## v30
Design smm, start of the top module:
module smm(input clk, reset,
           input [7:0] readdata,
           output we, 
			  output [15:0] address,
			  output [7:0] writedata);
==> flow/config.mk <==
export PLATFORM = sky130hd
export DESIGN_NAME = smm
export DESIGN_NICKNAME = smm
export VERILOG_FILES = /design/flow/design.v
export SDC_FILE = /design/flow/constraint.sdc
export NUM_CORES = 4
export LEC_CHECK = 0
export ABC_AREA = 1
export CAP_MARGIN = 40
export CORE_MARGIN = 2
export CORE_UTILIZATION = 72
export CTS_CLUSTER_DIAMETER = 364
export CTS_CLUSTER_SIZE = 34
export HOLD_SLACK_MARGIN = 0.27
export PLACE_DENSITY = 0.8
export SETUP_SLACK_MARGIN = -0.21
export SLEW_MARGIN = 20
==> flow/constraint.sdc <==
create_clock -name core_clock -period 3.49 [get_ports {clk}]
set_input_delay 0.6980 -clock core_clock [delete_from_list [all_inputs] [get_ports {clk}]]
set_output_delay 0.6980 -clock core_clock [all_outputs]
set_load 0.01 [all_outputs]
run.sh (not shown) runs the stock make flow with config.mk's settings and CLKGATE_MAP_FILE=.
Layout checks on v30: not met. Flow itself completed; violations: setup timing.
> inputs changed (v30 -> v9)
# v30
export LEC_CHECK = 0
export ABC_AREA = 1
export CAP_MARGIN = 40
export CORE_MARGIN = 2
export CORE_UTILIZATION = 72
export CTS_CLUSTER_DIAMETER = 364
export CTS_CLUSTER_SIZE = 34
export HOLD_SLACK_MARGIN = 0.27
export PLACE_DENSITY = 0.8
export SETUP_SLACK_MARGIN = -0.21
export SLEW_MARGIN = 20
create_clock -name core_clock -period 3.49 [get_ports {clk}]
# v9
export LEC_CHECK = 0
export CAP_MARGIN = 20
export CORE_MARGIN = 2
export CORE_UTILIZATION = 57
export CTS_CLUSTER_SIZE = 30
export SETUP_SLACK_MARGIN = 0.91
export SLEW_MARGIN = 20
create_clock -name core_clock -period 3.44 [get_ports {clk}]
==> comparison <==
Although v9 finished all stages, its layout failed final checks on setup timing. From v30 to v9 the numbers moved as follows: buffer count excluding the clock tree in the final layout shows an increase of 92%; static leakage power went up. Relative to v30, final setup TNS has decreased by 5.74 ns in v9. Row overall power of the completed layout: v9 higher / v30 lower. Tally of clock buffers in the finished layout sits lower in v9 than in v30.
Modified inputs, v16 compared to v9
# v9
export LEC_CHECK = 0
export CAP_MARGIN = 20
export CORE_MARGIN = 2
export CORE_UTILIZATION = 57
export CTS_CLUSTER_SIZE = 30
export SETUP_SLACK_MARGIN = 0.91
export SLEW_MARGIN = 20
create_clock -name core_clock -period 3.44 [get_ports {clk}]
# v16
export LEC_CHECK = 0
export ABC_AREA = 1
export CAP_MARGIN = 20
export CORE_MARGIN = 2
export CORE_UTILIZATION = 72
export CTS_CLUSTER_DIAMETER = 353
export CTS_CLUSTER_SIZE = 30
export PLACE_DENSITY = 0.8
export SETUP_SLACK_MARGIN = -0.29
export SLEW_MARGIN = 20
create_clock -name core_clock -period 3.43 [get_ports {clk}]
Results
- Taking v9 as the reference, in v16 cell resize tally after clock tree synthesis saw a decrease, post-synthesis average cell area saw a decrease, cell count in the Yosys report saw an increase, area after synthesis saw an increase.
- v16 vs v9: number of placed instances with taps included up
- Last weighted congestion value of the routability-driven placer (v16 vs. v9) decreases by a few percent
- In the tables for v16 and v9, sequential fraction of the synthesis area reads higher with v9.
- Post-synthesis net count came out higher on v16 than on v9.
- What ended v16 was a tool error in global routing; the run never finished.
- Sum of net half-perimeters after detailed placement in v16 is about 0.47% lower than in v9
- Measured against v9, the horizontal die dimension of v16 comes out at 0.909 times the reference value.
The inputs of v2 differ from those of v16 as listed below.
# v16
export LEC_CHECK = 0
export ABC_AREA = 1
export CAP_MARGIN = 20
export CORE_MARGIN = 2
export CORE_UTILIZATION = 72
export CTS_CLUSTER_DIAMETER = 353
export CTS_CLUSTER_SIZE = 30
export PLACE_DENSITY = 0.8
export SETUP_SLACK_MARGIN = -0.29
export SLEW_MARGIN = 20
create_clock -name core_clock -period 3.43 [get_ports {clk}]
# v2
export LEC_CHECK = 0
export CAP_MARGIN = 20
export CORE_MARGIN = 2
export CORE_UTILIZATION = 72
export CTS_CLUSTER_SIZE = 17
export PLACE_DENSITY_LB_ADDON = 0.2
export SLEW_MARGIN = 20
create_clock -name core_clock -period 3.22 [get_ports {clk}]
Results
- v2 vs v16 — sequential area share after synthesis rose 1.2 points.
- NOTE: yosys stat chip area in v2 falls short of that of v16
- v2 ends up with a number of placed instances, taps included that is 153 lower than in v16.
- v2: it failed during clock tree synthesis, and the tool reported DPL-0038.
- Between v2 and v16, mux cell area share after synthesis is lower for v16, v2 comes in above that.
- From v16 to v2 the numbers moved as follows: full die area down 250 µm², yosys cell count down 182, netlist area before placement down 170 µm².
Relative to v2, the following input files were edited for v27:
# v2
export LEC_CHECK = 0
export CAP_MARGIN = 20
export CORE_MARGIN = 2
export CORE_UTILIZATION = 72
export CTS_CLUSTER_SIZE = 17
export PLACE_DENSITY_LB_ADDON = 0.2
export SLEW_MARGIN = 20
create_clock -name core_clock -period 3.22 [get_ports {clk}]
# v27
export LEC_CHECK = 0
export ABC_AREA = 1
export CAP_MARGIN = 20
export CORE_MARGIN = 2
export CORE_UTILIZATION = 72
export CTS_CLUSTER_DIAMETER = 230
export CTS_CLUSTER_SIZE = 99
export PLACE_DENSITY = 0.6
export SLEW_MARGIN = 20
create_clock -name core_clock -period 4.58 [get_ports {clk}]
--- outcome ---
- Summary of v27 over v2: sum of net half-perimeters after detailed placement lower; mux share of post-synthesis cell area lower; area fraction in full adders, half adders and majority gates lower; synthesized cell count higher.
- v27 completed end to end with timing, DRC and antenna clean.
- Diff v2 -> v27 | synthesized area | up by a few percent

* * *

Starting RTL as in the previous note.
## smm
module smm(input clk, reset,
           input [7:0] readdata,
           output we, 
			  output [15:0] address,
			  output [7:0] writedata);
wire buffR, buffIR, buffAH, mdamux, buffAL, adrmux, srcbmux;
wire [1:0] pcmux, acmux;
wire [2:0] aluop;
wire [15:0] addr;
wire [7:0] wdata, instr;
wire zero;
datapath dp(clk, reset, we, buffIR, buffAH, buffAL, buffR, srcbmux, adrmux, acmux, pcmux, aluop, readdata, addr, wdata, instr, zero);
controller cu(clk, reset, zero, instr, buffIR, buffAH, buffAL, buffR, srcbmux, adrmux, we, pcmux, acmux, aluop);
assign writedata = wdata;
assign address = addr;
endmodule
Settings: LEC_CHECK=0, ABC_AREA=1, CAP_MARGIN=20, CORE_MARGIN=2, CORE_UTILIZATION=69, CTS_CLUSTER_DIAMETER=237, CTS_CLUSTER_SIZE=23, PLACE_DENSITY=0.6, SETUP_SLACK_MARGIN=0.84, SLEW_MARGIN=20; clock period 2.86 ns.
The starting point stopped in 4_1_cts.
Change:
ABC_AREA = default   (was 1)
CORE_UTILIZATION = 41   (was 69)
CTS_CLUSTER_DIAMETER = default   (was 237)
CTS_CLUSTER_SIZE = default   (was 23)
SETUP_SLACK_MARGIN = default   (was 0.84)
clock period = 4.93 ns   (was 2.86 ns; I/O delays follow)
Outcome: Now the flow produced a clean layout. Die area came out higher by 59%. Synthesized area came out lower by 3.4%. Synthesized cell count came out lower by 26%.
Change:
CORE_UTILIZATION = 62   (was 41)
CTS_CLUSTER_DIAMETER = 360   (was default)
CTS_CLUSTER_SIZE = 17   (was default)
TNS_END_PERCENT = 20   (was default)
clock period = 3.22 ns   (was 4.93 ns; I/O delays follow)
- The new run finished with setup timing left
- critical path depth came out higher by 2
- routed wire length went up by 25%
- core utilization rises by 37 points
- setup slack is worse by 1.2 ns
- hold slack gets better by 0.015 ns
Change:
CORE_UTILIZATION = 66   (was 62)
CTS_CLUSTER_DIAMETER = default   (was 360)
CTS_CLUSTER_SIZE = default   (was 17)
PLACE_DENSITY = default   (was 0.6)
SETUP_SLACK_MARGIN = 0.89   (was default)
TNS_END_PERCENT = default   (was 20)
clock period = 3.39 ns   (was 3.22 ns; I/O delays follow)
Effect:
- The changed run did not get past 4_1_cts on DPL-0033
- area after synthesis is unchanged
- synthesized cell count is unchanged
- die area shrinks by 5.8%
Change:
CORE_UTILIZATION = 48   (was 66)
CTS_CLUSTER_SIZE = 37   (was default)
SETUP_SLACK_MARGIN = -0.26   (was 0.89)
clock period = 2.65 ns   (was 3.39 ns; I/O delays follow)
After rerunning:
- With this change the flow ran to the end with violations: setup timing
- die area went up by a quarter to a third
- synthesized cell count stays the same
- area after synthesis stays the same
Power figures rest on the tool's default switching activity, not on a simulated workload.
